==> run D <==
==> flow/design.v (excerpt) <==
module DCIM (
    input clk,
    input rst_n,
    input in_valid,
    input [127:0] in_data1,
    input [127:0] in_data2,
    input [127:0] in_data3,
    input [127:0] in_data4, 
    output reg out_valid,
    output reg [12:0] O1,
    output reg [12:0] O2,
    output reg [12:0] O3,
    output reg [12:0] O4
);
Settings: LEC_CHECK=0, ABC_AREA=1, CAP_MARGIN=20, CORE_MARGIN=2, CORE_UTILIZATION=72, CTS_CLUSTER_DIAMETER=372, GPL_ROUTABILITY_DRIVEN=0, HOLD_SLACK_MARGIN=-0.09, MIN_ROUTING_LAYER=met1, SETUP_SLACK_MARGIN=0.52, SLEW_MARGIN=15; clock period 2.02 ns.
run.sh (not shown) runs the stock make flow with config.mk's settings and CLKGATE_MAP_FILE=.
==> run G (differences from run D) <==
--- a/flow/config.mk
+++ b/flow/config.mk
@@ -11,7 +11,7 @@
 export CORE_UTILIZATION = 72
 export CTS_CLUSTER_DIAMETER = 372
 export GPL_ROUTABILITY_DRIVEN = 0
-export HOLD_SLACK_MARGIN = -0.09
+export HOLD_SLACK_MARGIN = 0.29
 export MIN_ROUTING_LAYER = met1
-export SETUP_SLACK_MARGIN = 0.52
+export SETUP_SLACK_MARGIN = -0.11
 export SLEW_MARGIN = 15
==> flow/constraint.sdc (replaced) <==
create_clock -name core_clock -period 1.59 [get_ports {clk}]
set_input_delay 0.3180 -clock core_clock [delete_from_list [all_inputs] [get_ports {clk}]]
set_output_delay 0.3180 -clock core_clock [all_outputs]
set_load 0.01 [all_outputs]
==> out/results.ini <==
[status]
status = complete, no violations

[finish]
seq_area_share_pct = 42.6
regArea_um2 = 27600

[grt]
use_met2_pct = 63.3
grt_use_met3_pct = 5.92

[placement]
dp_cells = 6167

[final_timing]
fin_hold_ws_ps = 90.4
setup_tns_ps = 0
period_needed_ps = 1890
drv_slew = 0

[worst_setup_path]
cpMostUsedCell = inv_1
crit_path_end = sum4[6]$_DFFE_PN0P_

[routing]
dr_wl_met2_mm = 76.8
vias_per_cell = 5.91
wl_met3_mm = 11.5

That was run D.
==> out/results.ini <==
[status]
status = aborted with a tool error
lastStage = global routing (5_1_grt)
tool.error = [ERROR GRT-0232] Routing congestion too high. Check the congestion heatmap in the GUI.

[placement]
dp_cells = 6192
dpl_cell_area_um2 = 58000
dp.final_hpwl_mm = 78.4

[synth]
ff_type = dfxtp_1
synth_seq_share_pct = 54.2
synthTopLogicFamily = adder cells
edf_count = 0
netlist_area_um2 = 50900

[grt]
use_met2_pct = 116
grt_use_met3_pct = 79.5

[clocking]
clock_sinks = 1350
clk_path_buf_depth = 3

That was run G.

========
==> run a <==
Starting RTL as in the previous note.
// DCIM
module DCIM (
    input clk,
    input rst_n,
    input in_valid,
    input [127:0] in_data1,
    input [127:0] in_data2,
    input [127:0] in_data3,
    input [127:0] in_data4, 
    output reg out_valid,
    output reg [12:0] O1,
    output reg [12:0] O2,
    output reg [12:0] O3,
    output reg [12:0] O4
);
==> flow/config.mk <==
export PLATFORM = sky130hd
export DESIGN_NAME = DCIM
export DESIGN_NICKNAME = DCIM
export VERILOG_FILES = /design/flow/design.v
export SDC_FILE = /design/flow/constraint.sdc
export NUM_CORES = 4
export LEC_CHECK = 0
export ABC_AREA = 1
export CAP_MARGIN = 0
export CORE_MARGIN = 2
export CORE_UTILIZATION = 72
export CTS_CLUSTER_DIAMETER = 346
export CTS_CLUSTER_SIZE = 15
export GPL_ROUTABILITY_DRIVEN = 0
export HOLD_SLACK_MARGIN = 0.29
export MIN_ROUTING_LAYER = met1
export PLACE_DENSITY = 0.65
export SETUP_SLACK_MARGIN = 0.76
export SLEW_MARGIN = 40
==> flow/constraint.sdc <==
create_clock -name core_clock -period 2.54 [get_ports {clk}]
set_input_delay 0.5080 -clock core_clock [delete_from_list [all_inputs] [get_ports {clk}]]
set_output_delay 0.5080 -clock core_clock [all_outputs]
set_load 0.01 [all_outputs]
==> run b (differences from run a) <==
==> flow/config.mk (replaced) <==
export PLATFORM = sky130hd
export DESIGN_NAME = DCIM
export DESIGN_NICKNAME = DCIM
export VERILOG_FILES = /design/flow/design.v
export SDC_FILE = /design/flow/constraint.sdc
export NUM_CORES = 4
export LEC_CHECK = 0
export CAP_MARGIN = 20
export CORE_MARGIN = 2
export CORE_UTILIZATION = 70
export CTS_CLUSTER_SIZE = 37
export SETUP_SLACK_MARGIN = -0.13
export SLEW_MARGIN = 20
==> flow/constraint.sdc (replaced) <==
create_clock -name core_clock -period 1.78 [get_ports {clk}]
set_input_delay 0.3560 -clock core_clock [delete_from_list [all_inputs] [get_ports {clk}]]
set_output_delay 0.3560 -clock core_clock [all_outputs]
set_load 0.01 [all_outputs]
==> run c (differences from run a) <==
==> flow/config.mk (replaced) <==
export PLATFORM = sky130hd
export DESIGN_NAME = DCIM
export DESIGN_NICKNAME = DCIM
export VERILOG_FILES = /design/flow/design.v
export SDC_FILE = /design/flow/constraint.sdc
export NUM_CORES = 4
export LEC_CHECK = 0
export CAP_MARGIN = 20
export CORE_MARGIN = 2
export CORE_UTILIZATION = 40
export SLEW_MARGIN = 20
==> flow/constraint.sdc (replaced) <==
create_clock -name core_clock -period 2.31 [get_ports {clk}]
set_input_delay 0.4620 -clock core_clock [delete_from_list [all_inputs] [get_ports {clk}]]
set_output_delay 0.4620 -clock core_clock [all_outputs]
set_load 0.01 [all_outputs]
==> results <==
Run a ran to the end with no violations. Run b ran to the end with violations: negative setup slack. Run c produced a clean layout. Area after synthesis is the same in run c and run b. Global-route usage: run c < run b < run a. Utilization: run a > run b > run c. Register-to-register slack: run a > run c > run b.

========
==> yarrow: inputs <==
DCIM again, from the RTL that the note above started with.
clock: 3.05 ns
lec_check: 0
abc_area: 1
cap_margin: 20
core_margin: 3
core_utilization: 47
cts_cluster_diameter: 372
gpl_routability_driven: 1
gpl_timing_driven: 0
min_routing_layer: met1
place_density: 0.76
setup_slack_margin: -0.03
slew_margin: 15
tns_end_percent: 5
==> maple: changes against yarrow <==
==> flow/config.mk (replaced) <==
export PLATFORM = sky130hd
export DESIGN_NAME = DCIM
export DESIGN_NICKNAME = DCIM
export VERILOG_FILES = /design/flow/design.v
export SDC_FILE = /design/flow/constraint.sdc
export NUM_CORES = 4
export LEC_CHECK = 0
export CAP_MARGIN = 20
export CORE_MARGIN = 2
export CORE_UTILIZATION = 69
export CTS_CLUSTER_DIAMETER = 318
export CTS_CLUSTER_SIZE = 14
export HOLD_SLACK_MARGIN = 0.28
export SETUP_SLACK_MARGIN = -0.13
export SLEW_MARGIN = 20
==> flow/constraint.sdc (replaced) <==
create_clock -name core_clock -period 1.3 [get_ports {clk}]
set_input_delay 0.2600 -clock core_clock [delete_from_list [all_inputs] [get_ports {clk}]]
set_output_delay 0.2600 -clock core_clock [all_outputs]
set_load 0.01 [all_outputs]
==> notes <==
- In maple the die area is lower than in yarrow, by about 33%.
- Of maple and yarrow, yarrow has the higher synthesized cell count (gap about 12%, measured against yarrow).
- yarrow ran to the end with no violations. maple did not get past clock tree synthesis (DPL-0033).
- In maple the synthesized area is lower than in yarrow, by 1.3%.

========
==> job 4515: inputs <==
==> flow/design.v <==
module DCIM (
    input clk,
    input rst_n,
    input in_valid,
    input [127:0] in_data1,
    input [127:0] in_data2,
    input [127:0] in_data3,
    input [127:0] in_data4, 
    output reg out_valid,
    output reg [12:0] O1,
    output reg [12:0] O2,
    output reg [12:0] O3,
    output reg [12:0] O4
);
reg [127:0] in_data1_dff, in_data2_dff, in_data3_dff, in_data4_dff;
always @(posedge clk) begin
    in_data1_dff <= in_data1;
    in_data2_dff <= in_data2;
    in_data3_dff <= in_data3;
    in_data4_dff <= in_data4;
end
reg in_valid_dff, in_valid_d2, in_valid_d3, in_valid_d4, in_valid_d5, in_valid_d6, in_valid_d7, in_valid_d8;
reg [1:0] cnt;
always @(posedge clk or negedge rst_n) begin
    if (!rst_n) begin
        in_valid_dff <= 1'b0;
        in_valid_d2 <= 1'b0;
        in_valid_d3 <= 1'b0;
        in_valid_d4 <= 1'b0;
        in_valid_d5 <= 1'b0;
        in_valid_d6 <= 1'b0;
        in_valid_d7 <= 1'b0;
        in_valid_d8 <= 1'b0;
    end
    else begin
        in_valid_dff <= in_valid;
        in_valid_d2 <= in_valid_dff;
        in_valid_d3 <= in_valid_d2;
        in_valid_d4 <= in_valid_d3;
        in_valid_d5 <= in_valid_d4;
        in_valid_d6 <= in_valid_d5;
        in_valid_d7 <= in_valid_d6;
        in_valid_d8 <= in_valid_d7;
    end
end
reg [4:0] sum1_1 [0:15], sum2_1 [0:15], sum3_1 [0:15], sum4_1 [0:15];
reg [5:0] sum1_2 [0:7], sum2_2 [0:7], sum3_2 [0:7], sum4_2 [0:7];
reg [6:0] sum1_3 [0:3], sum2_3 [0:3], sum3_3 [0:3], sum4_3 [0:3];
reg [7:0] sum1_4 [0:1], sum2_4 [0:1], sum3_4 [0:1], sum4_4 [0:1];
reg [8:0] sum1_5, sum2_5, sum3_5, sum4_5;
generate
    genvar i_1;
    for (i_1 = 0; i_1 < 16; i_1 = i_1 + 1) begin
        always @(posedge clk) begin
            sum1_1[i_1] <= in_data1_dff[127-i_1*8:124-i_1*8] + in_data1_dff[123-i_1*8:120-i_1*8];
            sum2_1[i_1] <= in_data2_dff[127-i_1*8:124-i_1*8] + in_data2_dff[123-i_1*8:120-i_1*8];
            sum3_1[i_1] <= in_data3_dff[127-i_1*8:124-i_1*8] + in_data3_dff[123-i_1*8:120-i_1*8];
            sum4_1[i_1] <= in_data4_dff[127-i_1*8:124-i_1*8] + in_data4_dff[123-i_1*8:120-i_1*8];
        end
    end
endgenerate
generate
    genvar i_2;
    for (i_2 = 0; i_2 < 8; i_2 = i_2 + 1) begin
        always @(posedge clk) begin
            sum1_2[i_2] <= sum1_1[i_2*2] + sum1_1[i_2*2+1];
            sum2_2[i_2] <= sum2_1[i_2*2] + sum2_1[i_2*2+1];
            sum3_2[i_2] <= sum3_1[i_2*2] + sum3_1[i_2*2+1];
            sum4_2[i_2] <= sum4_1[i_2*2] + sum4_1[i_2*2+1];
        end
    end
endgenerate
generate
    genvar i_3;
    for (i_3 = 0; i_3 < 4; i_3 = i_3 + 1) begin
        always @(posedge clk) begin
            sum1_3[i_3] <= sum1_2[i_3*2] + sum1_2[i_3*2+1];
            sum2_3[i_3] <= sum2_2[i_3*2] + sum2_2[i_3*2+1];
            sum3_3[i_3] <= sum3_2[i_3*2] + sum3_2[i_3*2+1];
            sum4_3[i_3] <= sum4_2[i_3*2] + sum4_2[i_3*2+1];
        end
    end
endgenerate
generate
    genvar i_4;
    for (i_4 = 0; i_4 < 2; i_4 = i_4 + 1) begin
        always @(posedge clk) begin
            sum1_4[i_4] <= sum1_3[i_4*2] + sum1_3[i_4*2+1];
            sum2_4[i_4] <= sum2_3[i_4*2] + sum2_3[i_4*2+1];
            sum3_4[i_4] <= sum3_3[i_4*2] + sum3_3[i_4*2+1];
            sum4_4[i_4] <= sum4_3[i_4*2] + sum4_3[i_4*2+1];
        end
    end
endgenerate
always @(posedge clk) begin
    sum1_5 <= sum1_4[0] + sum1_4[1];
    sum2_5 <= sum2_4[0] + sum2_4[1];
    sum3_5 <= sum3_4[0] + sum3_4[1];
    sum4_5 <= sum4_4[0] + sum4_4[1];
end
always @(posedge clk or negedge rst_n) begin
    if (!rst_n) begin
        cnt <= 2'd0;
    end
    else begin
        if (in_valid_d6) begin
            cnt <= cnt + 1;
        end
    end
end
reg [12:0] sum1, sum2, sum3, sum4;
always @(posedge clk or negedge rst_n) begin
    if (!rst_n) begin
        sum1 <= 13'b0;
        sum2 <= 13'b0;
        sum3 <= 13'b0;
        sum4 <= 13'b0;
    end
    else begin
        if (in_valid_d6) begin
            if (~|cnt) begin
                sum1 <= sum1_5;
                sum2 <= sum2_5;
                sum3 <= sum3_5;
                sum4 <= sum4_5;
            end else begin
                sum1 <= {sum1[11:0], 1'b0} + sum1_5;
                sum2 <= {sum2[11:0], 1'b0} + sum2_5;
                sum3 <= {sum3[11:0], 1'b0} + sum3_5;
                sum4 <= {sum4[11:0], 1'b0} + sum4_5;
            end
        end
    end
end
always @(posedge clk or negedge rst_n) begin
    if (!rst_n) begin
        O1 <= 13'b0;
        O2 <= 13'b0;
        O3 <= 13'b0;
        O4 <= 13'b0;
    end
    else begin
        if (in_valid_d7 & ~|cnt) begin
            O1 <= sum1;
            O2 <= sum2;
            O3 <= sum3;
            O4 <= sum4;
        end 
        else begin
            O1 <= 13'b0;
            O2 <= 13'b0;
            O3 <= 13'b0;
            O4 <= 13'b0;
        end
    end
end
always @(posedge clk or negedge rst_n) begin
    if (!rst_n) begin
        out_valid <= 1'b0;
    end
    else begin
        if (in_valid_d7 & ~|cnt) begin
            out_valid <= 1'b1;
        end
        else begin
            out_valid <= 1'b0;
        end
    end
end
endmodule
==> flow/run.sh <==
#!/bin/bash
# the make line also repeats each setting of config.mk as NAME=value (left out here)
make -C /OpenROAD-flow-scripts/flow DESIGN_CONFIG=/design/flow/config.mk WORK_HOME=/design/flow/orfs CLKGATE_MAP_FILE= finish
==> flow/config.mk <==
export PLATFORM = sky130hd
export DESIGN_NAME = DCIM
export DESIGN_NICKNAME = DCIM
export VERILOG_FILES = /design/flow/design.v
export SDC_FILE = /design/flow/constraint.sdc
export NUM_CORES = 4
export LEC_CHECK = 0
export ABC_AREA = 1
export CAP_MARGIN = 20
export CORE_MARGIN = 2
export CORE_UTILIZATION = 72
export CTS_CLUSTER_SIZE = 15
export PLACE_DENSITY_LB_ADDON = 0.01
export SETUP_SLACK_MARGIN = 0.23
export SLEW_MARGIN = 20
==> flow/constraint.sdc <==
create_clock -name core_clock -period 1.13 [get_ports {clk}]
set_input_delay 0.2260 -clock core_clock [delete_from_list [all_inputs] [get_ports {clk}]]
set_output_delay 0.2260 -clock core_clock [all_outputs]
set_load 0.01 [all_outputs]
==> inputs of job 8934, as changes to job 4515 <==
ABC_AREA = 0   (was 1)
CAP_MARGIN = 15   (was 20)
CORE_MARGIN = 9   (was 2)
CORE_UTILIZATION = 40   (was 72)
CTS_CLUSTER_SIZE = 93   (was 15)
MAX_ROUTING_LAYER = met4   (was not set)
MIN_ROUTING_LAYER = met2   (was not set)
PLACE_DENSITY_LB_ADDON = not set   (was 0.01)
SETUP_SLACK_MARGIN = 0.06   (was 0.23)
TNS_END_PERCENT = 15   (was not set)
==> flow/constraint.sdc (replaced) <==
create_clock -name core_clock -period 2.4 [get_ports {clk}]
set_input_delay 0.4800 -clock core_clock [delete_from_list [all_inputs] [get_ports {clk}]]
set_output_delay 0.4800 -clock core_clock [all_outputs]
set_load 0.01 [all_outputs]
==> inputs of job 2822, as changes to job 4515 <==
ABC_AREA = not set   (was 1)
CAP_MARGIN = 15   (was 20)
CTS_CLUSTER_DIAMETER = 318   (was not set)
CTS_CLUSTER_SIZE = 37   (was 15)
HOLD_SLACK_MARGIN = 0.28   (was not set)
PLACE_DENSITY_LB_ADDON = not set   (was 0.01)
SETUP_SLACK_MARGIN = -0.15   (was 0.23)
==> flow/constraint.sdc (replaced) <==
create_clock -name core_clock -period 1.64 [get_ports {clk}]
set_input_delay 0.3280 -clock core_clock [delete_from_list [all_inputs] [get_ports {clk}]]
set_output_delay 0.3280 -clock core_clock [all_outputs]
set_load 0.01 [all_outputs]
==> results <==
item                                                                           job 8934                   job 4515                   job 2822
H-tree levels                                                                         4                          -                          2
Portion of the post-synthesis area used by sequential elements                   54.91%                     54.19%                     54.91%
Post-Syn Area per Cell                                                        12.20 um2                  10.90 um2                  12.20 um2
Result of the run                                               complete, no violations  aborted with a tool error  aborted with a tool error
Last stage reached                                                                    -       clock tree synthesis             global routing
Die Width                                                                      372.5 um                   269.9 um                   268.2 um
Simple-gate area share of the yosys netlist                                      5.452%                     8.030%                     5.452%
Post-synthesis compound-gate area fraction                                       8.905%                     6.597%                     8.905%
DP HPWL                                                                        84.13 mm                   94.33 mm                   80.54 mm
Synth top area share                                                             49.23%                     48.59%                     49.23%
Clock buffers created by TritonCTS                                                  146                          -                         42
Cells after Synth                                                                  4120                       4671                       4120
FP Util                                                                          40.44%                     72.72%                     73.02%
Total cells reported by yosys after synthesis                                      4120                       4671                       4120
Post-synthesis share of cell area spent on xor and xnor gates                    6.396%                     5.831%                     6.396%
Post-placement cell area                                                      57990 um2                  62980 um2                  58380 um2
Share of cell area taken by muxes after synthesis                               0.2788%                         0%                    0.2788%
